==> inputs of build 7 <==
Design vga_top, start of the top module:
module vga_top(
	input ClkPort,
	input BtnC,
	input BtnU,
	input BtnD,
	input BtnR,
	input BtnL,
	input MoveTick,  
	output hSync, vSync,
	output [3:0] vgaR, vgaG, vgaB,
	output An0, An1, An2, An3, An4, An5, An6, An7,
	output Ca, Cb, Cc, Cd, Ce, Cf, Cg, Dp,
	output MemOE, MemWR, RamCS, QuadSpiFlashCS
	);
clock: 12.5 ns
lec_check: 0
cap_margin: 20
core_margin: 2
core_utilization: 33
place_density: 0.6
slew_margin: 20
run.sh (not shown) runs the stock make flow with config.mk's settings and CLKGATE_MAP_FILE=.
==> build 68: changes against build 7 <==
- ABC_AREA: unset -> 1
- CELL_PAD_IN_SITES_DETAIL_PLACEMENT: unset -> 2
- CORE_UTILIZATION: 33 -> 54
- GPL_ROUTABILITY_DRIVEN: unset -> 0
- GPL_TIMING_DRIVEN: unset -> 0
- PLACE_DENSITY: 0.6 -> unset
- SLEW_MARGIN: 20 -> 10
==> flow/constraint.sdc (replaced) <==
create_clock -name core_clock -period 5.31 [get_ports {ClkPort}]
set_input_delay 1.0620 -clock core_clock [delete_from_list [all_inputs] [get_ports {ClkPort}]]
set_output_delay 1.0620 -clock core_clock [all_outputs]
set_load 0.01 [all_outputs]
==> build 93: changes against build 7 <==
- CORE_UTILIZATION: 33 -> 40
==> flow/constraint.sdc (replaced) <==
create_clock -name core_clock -period 9.52 [get_ports {ClkPort}]
set_input_delay 1.9040 -clock core_clock [delete_from_list [all_inputs] [get_ports {ClkPort}]]
set_output_delay 1.9040 -clock core_clock [all_outputs]
set_load 0.01 [all_outputs]
==> comparison table <==
|  | build 93 | build 7 | build 68 |
|---|---|---|---|
| Result of the run | timing/DRC/antenna clean | timing/DRC/antenna clean | did not finish |
| Failing step | - | - | detailed placement |
| Post-CTS repair timing setup buffer count | 0 | 0 | - |
| Global routing met3 resource utilization | 6.852% | 5.379% | - |
| DPL Wire Length | 75660 µm | 72090 µm | - |
| Start-to-end type of the worst setup path | flop to primary output | flop to primary output | - |
| Total via count in the routed design | 24437 | 23882 | - |
| Grt total ovfl | 0 | 0 | - |
| CTS tree | done | done | - |
| Setup skew after layout | 0.01187 ns | 0.01649 ns | - |
| Hold wc startpoint | sc.enablewhite10[0] | sc.enablewhite10[0] | - |
| Post-layout util | 43.12% | 35.80% | - |
| Number of antenna violations at the first check in global routing | 7 | 0 | - |
| Clock Sink Count | 120 | 120 | - |
| Register clock-pin slew on the reported worst setup and hold paths | 0.06 ns | 0.07 ns | - |
| Final slew viol count | 0 | 0 | - |
| Final-layout fill cell count | 5720 | 7395 | - |
| Logic depth of the worst setup path including buffers | 17 | 17 | - |
| Number of standard-cell rows in the floorplan | 87 | 96 | 79 |
| Startpoint type of the worst setup path | flop | flop | - |
| Worst relative slew slack | 17.29% | 24.78% | - |
| Total setup violations reported at the end of the flow | 0 | 0 | - |
| Last weighted congestion value of the routability-driven placer | 1.063 | 1.025 | - |
| Share of Yosys cell area claimed by the top area cell type | 20.59% | 20.59% | 18.48% |
| Signal inverters | 109 | 109 | - |
| Delay of the slowest critical-path stage | 1.04 ns | 1.04 ns | - |

========
==> inputs of run a <==
vga_top again, from the RTL that the note above started with.
Settings: LEC_CHECK=0, ABC_AREA=1, CAP_MARGIN=20, CORE_ASPECT_RATIO=0.78, CORE_MARGIN=7, CORE_UTILIZATION=37, CTS_CLUSTER_SIZE=27, GPL_ROUTABILITY_DRIVEN=0, GPL_TIMING_DRIVEN=1, PLACE_DENSITY_LB_ADDON=0.08, SETUP_SLACK_MARGIN=-0.22, SLEW_MARGIN=5, TNS_END_PERCENT=35; clock period 7.4 ns.
==> inputs of run b, as changes to run a <==
==> flow/config.mk (replaced) <==
export PLATFORM = sky130hd
export DESIGN_NAME = vga_top
export DESIGN_NICKNAME = vga_top
export VERILOG_FILES = /design/flow/design.v
export SDC_FILE = /design/flow/constraint.sdc
export NUM_CORES = 4
export LEC_CHECK = 0
export ABC_AREA = 0
export CAP_MARGIN = 20
export CORE_ASPECT_RATIO = 1.2
export CORE_MARGIN = 7
export CORE_UTILIZATION = 64
export CTS_CLUSTER_DIAMETER = 285
export CTS_CLUSTER_SIZE = 100
export GPL_ROUTABILITY_DRIVEN = 1
export GPL_TIMING_DRIVEN = 1
export HOLD_SLACK_MARGIN = 0.28
export PLACE_DENSITY = 0.61
export SLEW_MARGIN = 20
export TNS_END_PERCENT = 35
==> flow/constraint.sdc (replaced) <==
create_clock -name core_clock -period 11.4 [get_ports {ClkPort}]
set_input_delay 2.2800 -clock core_clock [delete_from_list [all_inputs] [get_ports {ClkPort}]]
set_output_delay 2.2800 -clock core_clock [all_outputs]
set_load 0.01 [all_outputs]
==> inputs of run c, as changes to run a <==
--- a/flow/config.mk
+++ b/flow/config.mk
@@ -6,5 +6,5 @@
 export NUM_CORES = 4
 export LEC_CHECK = 0
-export ABC_AREA = 1
+export ABC_AREA = 0
 export CAP_MARGIN = 20
 export CORE_ASPECT_RATIO = 0.78
@@ -12,8 +12,8 @@
 export CORE_UTILIZATION = 37
 export CTS_CLUSTER_SIZE = 27
-export GPL_ROUTABILITY_DRIVEN = 0
+export GPL_ROUTABILITY_DRIVEN = 1
 export GPL_TIMING_DRIVEN = 1
 export PLACE_DENSITY_LB_ADDON = 0.08
 export SETUP_SLACK_MARGIN = -0.22
-export SLEW_MARGIN = 5
+export SLEW_MARGIN = 20
 export TNS_END_PERCENT = 35
==> results <==
|  | run c | run b | run a |
|---|---|---|---|
| GR Util met2 | 43.62% | 67.67% | 38.28% |
| Average cell area after synthesis | 7.608 µm² | 7.608 µm² | 6.338 µm² |
| Min-Delay Startpoint | sc.enablewhite10[0]$_DFFE_PP1P_ | sc.enableblue8[0]$_DFFE_PP1P_ | sc.enableblue4[0]$_DFFE_PP1P_ |
| Number of standard-cell rows in the floorplan | 80 | 75 | 84 |
| Area of the die | 69150 µm² | 41320 µm² | 76590 µm² |
| Tightest Pin Transition | 1.067 ns | 1.109 ns | 1.143 ns |
| Met3 routed WL | 11.60 mm | 12.11 mm | 14.65 mm |
| Outcome | timing/DRC/antenna clean | timing/DRC/antenna clean | timing/DRC/antenna clean |
| Net load switching power | 4283 µW | 2640 µW | 8163 µW |
| Seq share, synth | 13.35% | 13.35% | 11.99% |
| Clock insertion delay at the later pin of the skew report | 0.52 ns | 0.47 ns | 0.50 ns |
| Seq pwr share | 12.9% | 14.5% | 10.7% |
| Vias in the first global route | 23530 | 25032 | 26418 |
| Pin count of the biggest net entering global routing | 77 | 66 | 72 |
| Post-synth cell types | 122 | 122 | 82 |
| Worst-case hold path end point | sc.enablewhite10[0]$_DFFE_PP1P_ | sc.enableblue8[0]$_DFFE_PP1P_ | sc.enableblue4[0]$_DFFE_PP1P_ |
Power figures rest on the tool's default switching activity, not on a simulated workload.
